## build 34
## alu_add
module alu_add (
    input   logic           clk_i,
    input   logic           rst_i,
    input   logic [36:0]    left_i,      
    input   logic [36:0]    right_i,     
    output  logic           in_ready_o,
    input   logic           in_valid_i,
    output  logic [36:0]    result_o,    
    input   logic           out_ready_i,
    output  logic           out_valid_o
);
typedef enum logic [1:0] {
    S_IDLE,
    S_NORMALIZE,
    S_ADD,
    S_RENORMALIZE
} state_t;
state_t state_d, state_q;
logic [$clog2(calc_pkg::NumDigits):0] counter_d, counter_q;
logic in_ready_d, in_ready_q;
logic out_valid_d, out_valid_q;
assign out_valid_o = out_valid_q;
assign in_ready_o = in_ready_q;
calc_pkg::num_t left_d, left_q;
calc_pkg::num_t right_d, right_q;
calc_pkg::num_t result_d, result_q;
calc_pkg::bcd_t result_extra_d, result_extra_q;
logic carryborrow_d, carryborrow_q;
assign result_o = out_valid_q ? result_q : '0;
logic [4:0] nibble_sum;
always_comb begin
    nibble_sum = 'x;
    carryborrow_d = carryborrow_q;
    if (state_q != S_ADD) begin
        carryborrow_d = 0;
    end else if (left_q.sign == right_q.sign) begin
        nibble_sum =
            left_q.significand[counter_q]
            + right_q.significand[counter_q]
            + 4'(carryborrow_q);
        if (nibble_sum >= 10) begin
            nibble_sum += 6;
        end
        carryborrow_d = nibble_sum[4];
    end else begin
        if (left_q.significand > right_q.significand) begin
            nibble_sum =
                6'(left_q.significand[counter_q])
                - 6'(right_q.significand[counter_q])
                - 6'(carryborrow_q);
        end else begin
            nibble_sum =
                6'(right_q.significand[counter_q])
                - 6'(left_q.significand[counter_q])
                - 6'(carryborrow_q);
        end
        carryborrow_d = nibble_sum[4];
        if ($signed(nibble_sum) < 0) begin
            nibble_sum += 10;
        end
    end
end
always_comb begin
    state_d = state_q;
    out_valid_d = out_valid_q;
    in_ready_d = in_ready_q;
    counter_d = counter_q;
    left_d = left_q;
    right_d = right_q;
    result_d = result_q;
  ...
Settings: LEC_CHECK=0, CAP_MARGIN=15, CORE_ASPECT_RATIO=1.88, CORE_MARGIN=3, CORE_UTILIZATION=38, CTS_CLUSTER_SIZE=56, GPL_ROUTABILITY_DRIVEN=0, HOLD_SLACK_MARGIN=-0.09, PLACE_DENSITY_LB_ADDON=0.09, SETUP_SLACK_MARGIN=0.23, SLEW_MARGIN=10; clock period 2.96 ns.
run.sh (not shown) runs the stock make flow with config.mk's settings and CLKGATE_MAP_FILE=.
Final checks on build 34, whose flow otherwise completed, came back failing, citing setup timing.
What build 93 does differently from build 34 at the input level:
Settings: a deleted HOLD_SLACK_MARGIN that had been -0.09; a deleted PLACE_DENSITY_LB_ADDON that had been 0.09; a deleted GPL_ROUTABILITY_DRIVEN that had been 0; a change of CORE_MARGIN from 3 to 2; a change of CTS_CLUSTER_SIZE from 56 to 22; a deleted SETUP_SLACK_MARGIN that had been 0.23; a deleted CORE_ASPECT_RATIO that had been 1.88; a change of CORE_UTILIZATION from 38 to 72; a change of CAP_MARGIN from 15 to 0; a change of SLEW_MARGIN from 10 to 20; a change of the clock period (ns, I/O delays scaled along) from 2.96 to 3.94.
--- outcome ---
From the logs: build 93 reached the end of the flow and failed the layout checks with setup timing. Summary of build 93 over build 34: power moved down, layout filler cell count moved down. Maximum level of the CTS H-tree: build 93 vs build 34 identical. Relative to build 34, the maximum achievable frequency of build 93 is lower by 17%. Comparing build 93 and build 34, the lower post-layout utilization of the core is on build 34. Re yosys synthesis chip area: no difference whatsoever between build 34 and build 93. Taking build 34 as the reference, in build 93 die height fell 47%, via count has increased, worst slew margin relative to its limit fell by 20 points. [diff] wire length of the first global-routing pass, build 93 relative to build 34: regression.
Relative to build 93, the following input files were edited for build 22:
Settings: changing CAP_MARGIN from 0 to 20; changing CORE_UTILIZATION from 72 to 68; changing CTS_CLUSTER_SIZE from 22 to 34; changing the clock period (ns, I/O delays scaled along) from 3.94 to 4.28.
Build 22 finished every stage and its layout cleared the timing, design-rule and antenna checks.
The maximum clock frequency of build 22 is higher than that of build 93.
Build 22 improves on build 93 in static leakage.
When build 22 is measured against build 93, its combinational share of power turns out 6.3 points lower.
Across both runs, post-layout worst setup margin was higher for build 22 than for build 93.
The post-route minimum period in build 22 was lower than what build 93 gave.
For first-pass GRT wire length, dividing the value from build 93 by the value from build 22 gives 1.2.
Compared with build 93, build 22 shows portion of the layout cell area used by non-clock buffers lower by 1.3 points.
The power in build 22 sits 20% below the value recorded for build 93.
| die outline area | build 22 vs build 93 | 5.7% higher |
Input-level comparison between build 72 and build 22:
Settings: clearing CTS_CLUSTER_SIZE, which used to be 34; swapping 68 for 15 in CORE_UTILIZATION; swapping 4.28 for 4.76 in the clock period (ns, I/O delays scaled along).
==> results <==
Cell depth of the worst setup path, build 22 and build 72, lower one = build 72.
From build 22 to build 72 the numbers moved as follows: count of clock-buffer cells in the layout fell by 1, routed length on met2 increased 15%, combinational cell fraction of total power lost 0.7 points, total power of the final layout has decreased.
Of the two values seen for worst-path cell with the longest stage delay, sky130_fd_sc_hd__dfxtp_1 was produced by build 72 and sky130_fd_sc_hd__mux4_2 by build 22.
The following lists how build 50 was set up differently from build 72:
Settings: CORE_UTILIZATION: 15 -> 72; CTS_CLUSTER_SIZE: unset -> 95; CTS_CLUSTER_DIAMETER: unset -> 397; the clock period (ns, I/O delays scaled along): 4.76 -> 6.72.
Results
Build 50 -> build 72: mean post-synth cell area delta 0, exact match
When build 50 is measured against build 72, its met1 global-route usage turns out 35 points higher.
On area of placed instances: between build 50 and build 72, it ends up higher for build 72.
The final reports for build 50 and build 72 show global-route wire length before repair lower in the former.
#### Input delta (build 75 over build 50)
Settings: CTS_CLUSTER_SIZE no longer set, was 95; CTS_CLUSTER_DIAMETER no longer set, was 397; CORE_UTILIZATION now 40, was 72; the clock period (ns, I/O delays scaled along) now 4.76, was 6.72.
Notes after the runs:
- Build 50 and build 75 ended up with roughly the same non-clock buffer area fraction after layout.
- Build 75 against build 50; non-clock buffer count is up by a few percent.
- [compare] base=build 50 new=build 75: clock-buffer cell count shows a reduction of 4, power after layout +about 40%, number of DRC violations after detailed routing stayed essentially flat.
- | aggregate global-route resource usage | higher: build 50 |
- Going from build 50 to build 75, design area grew slightly.
- Fraction of area in registers: build 75 lower than build 50
No activity file was given, so power comes from the tool's default toggle rates.
